==> flow/design.v <==
`timescale 1ns / 1ps
module booth(
    input clk,
    input load,
    input reset,
    input [31:0] M,  
    input [31:0] Q,  
    output reg [63:0] P,  
    output done           
    );
    reg signed [63:0] A;                
    reg signed [31:0] Q_temp;            
    reg signed [31:0] M_temp;            
    reg [4:0] Count;                       
    reg Q_minus_one;                     
    always @(posedge clk)
    begin
        if (reset == 1) 
        begin
            A = 64'b0;
            Q_minus_one = 0;
            P = 64'b0;
            Q_temp = 32'b0;
            M_temp = 32'b0;
            Count = 5'd16;
        end
        else if (load == 1)
        begin
            Q_temp = Q;
            M_temp = M;
            A = 64'b0;    
            Q_minus_one = 0;  
            Count = 5'd16;    
        end
        else if (Count > 5'd0)
        begin
            case ({Q_temp[1:0], Q_minus_one})
                3'b000, 3'b111:   
                    begin
                    end
                3'b001, 3'b010:   
                    begin
                        A = A + {{32{M_temp[31]}}, M_temp};
                    end
                3'b011:   
                    begin
                        A = A + ({{32{M_temp[31]}}, M_temp} << 1); 
                    end
                3'b100:   
                    begin
                        A = A - ({{32{M_temp[31]}}, M_temp} << 1); 
                    end
                3'b101, 3'b110:   
                    begin
                        A = A - {{32{M_temp[31]}}, M_temp}; 
                    end
            endcase
            Q_minus_one = Q_temp[1];
            Q_temp = {A[1:0], Q_temp[31:2]};   
            A = {A[63], A[63:2]};   
            Count = Count - 1'b1;
        end
        else
        begin
            Count = 5'b0;
        end
        P = {A[31:0], Q_temp};
    end
    assign done = (Count == 5'd0);
endmodule
clock: 5.23 ns
lec_check: 0
cap_margin: 20
core_margin: 2
core_utilization: 72
cts_cluster_diameter: 199
cts_cluster_size: 95
slew_margin: 20
tns_end_percent: 15
run.sh (not shown) runs the stock make flow with config.mk's settings and CLKGATE_MAP_FILE=.
The starting point reached the layout checks and failed them: negative setup slack.
Next try:
Settings changed: CORE_UTILIZATION 72 to 14, CTS_CLUSTER_DIAMETER 199 to not set, CTS_CLUSTER_SIZE 95 to not set, TNS_END_PERCENT 15 to not set.
Clock period 5.23 ns to 10.0 ns, I/O delays scaled along.
=> With this change the flow ran to the end with no violations; utilization is lower by 67 points; global-route usage is lower by 36 points; worst setup slack improved by 3600 ps.
Next try:
Settings changed: CORE_UTILIZATION 14 to 40.
Effect: Design area drops by 6.3%; utilization came out higher by 28 points; total power drops by 3.2%; maximum frequency hardly moves.


Starts from the design.v that is shown in full above.
Settings: LEC_CHECK=0, CAP_MARGIN=20, CORE_MARGIN=2, CORE_UTILIZATION=24, SLEW_MARGIN=20; clock period 6.53 ns.
Edit:
--- a/flow/config.mk
+++ b/flow/config.mk
@@ -7,5 +7,8 @@
 export LEC_CHECK = 0
 export CAP_MARGIN = 20
+export CORE_ASPECT_RATIO = 0.73
 export CORE_MARGIN = 2
-export CORE_UTILIZATION = 24
+export CORE_UTILIZATION = 70
+export CTS_CLUSTER_SIZE = 35
+export HOLD_SLACK_MARGIN = -0.09
 export SLEW_MARGIN = 20
==> flow/constraint.sdc (replaced) <==
create_clock -name core_clock -period 4.57 [get_ports {clk}]
set_input_delay 0.9140 -clock core_clock [delete_from_list [all_inputs] [get_ports {clk}]]
set_output_delay 0.9140 -clock core_clock [all_outputs]
set_load 0.01 [all_outputs]
What happened: With this change the flow failed in clock tree synthesis on DPL-0033; die size goes down by 65%; area after synthesis does not change; synthesized cell count is unchanged.
Edit:
--- a/flow/config.mk
+++ b/flow/config.mk
@@ -7,8 +7,8 @@
 export LEC_CHECK = 0
 export CAP_MARGIN = 20
-export CORE_ASPECT_RATIO = 0.73
+export CORE_ASPECT_RATIO = 1.68
 export CORE_MARGIN = 2
-export CORE_UTILIZATION = 70
-export CTS_CLUSTER_SIZE = 35
-export HOLD_SLACK_MARGIN = -0.09
+export CORE_UTILIZATION = 40
+export CTS_CLUSTER_DIAMETER = 392
+export CTS_CLUSTER_SIZE = 98
 export SLEW_MARGIN = 20
==> flow/constraint.sdc (replaced) <==
create_clock -name core_clock -period 10.0 [get_ports {clk}]
set_input_delay 2.0000 -clock core_clock [delete_from_list [all_inputs] [get_ports {clk}]]
set_output_delay 2.0000 -clock core_clock [all_outputs]
set_load 0.01 [all_outputs]
Outcome: The new run completed without violations. Area after synthesis does not change. Die size rose by well over a third. Synthesized cell count does not change.
Edit:
--- a/flow/config.mk
+++ b/flow/config.mk
@@ -7,8 +7,8 @@
 export LEC_CHECK = 0
 export CAP_MARGIN = 20
-export CORE_ASPECT_RATIO = 1.68
 export CORE_MARGIN = 2
 export CORE_UTILIZATION = 40
-export CTS_CLUSTER_DIAMETER = 392
+export CTS_CLUSTER_DIAMETER = 393
 export CTS_CLUSTER_SIZE = 98
 export SLEW_MARGIN = 20
+export TNS_END_PERCENT = 5
What happened:
- wire length decreases by roughly a tenth
- sequential power decreases slightly
- core utilization barely changes
- via count decreases slightly
- worst setup slack gets worse by 74 ps
- combinational power decreases by a few percent
- cell count increases slightly
- flip-flop count does not change
- clock power decreases by a few percent
Edit:
--- a/flow/config.mk
+++ b/flow/config.mk
@@ -7,8 +7,8 @@
 export LEC_CHECK = 0
 export CAP_MARGIN = 20
+export CORE_ASPECT_RATIO = 0.5
 export CORE_MARGIN = 2
-export CORE_UTILIZATION = 40
-export CTS_CLUSTER_DIAMETER = 393
+export CORE_UTILIZATION = 42
+export CTS_CLUSTER_DIAMETER = 183
 export CTS_CLUSTER_SIZE = 98
 export SLEW_MARGIN = 20
-export TNS_END_PERCENT = 5
=> The changed run completed with no timing, DRC or antenna violations. Die size shrinks by a few percent. First-iteration DRC count goes up by a few percent. Clock power went up by a few percent. Final area hardly moves.
Edit:
==> flow/config.mk (replaced) <==
export PLATFORM = sky130hd
export DESIGN_NAME = booth
export DESIGN_NICKNAME = booth
export VERILOG_FILES = /design/flow/design.v
export SDC_FILE = /design/flow/constraint.sdc
export NUM_CORES = 4
export LEC_CHECK = 0
export CAP_MARGIN = 20
export CORE_ASPECT_RATIO = 0.7
export CORE_MARGIN = 9
export CORE_UTILIZATION = 40
export GPL_ROUTABILITY_DRIVEN = 0
export MAX_ROUTING_LAYER = met4
export SETUP_SLACK_MARGIN = 0.11
export SLEW_MARGIN = 20
After rerunning: Total power went up by a few percent. Synthesized area is unchanged. Sequential share of layout area is about the same. Worst hold slack is about the same. Routed wire length went up by a little under a tenth. Global-route usage went down by 2.4 points. Critical path depth is unchanged.
Power and IR drop assume default switching activity.
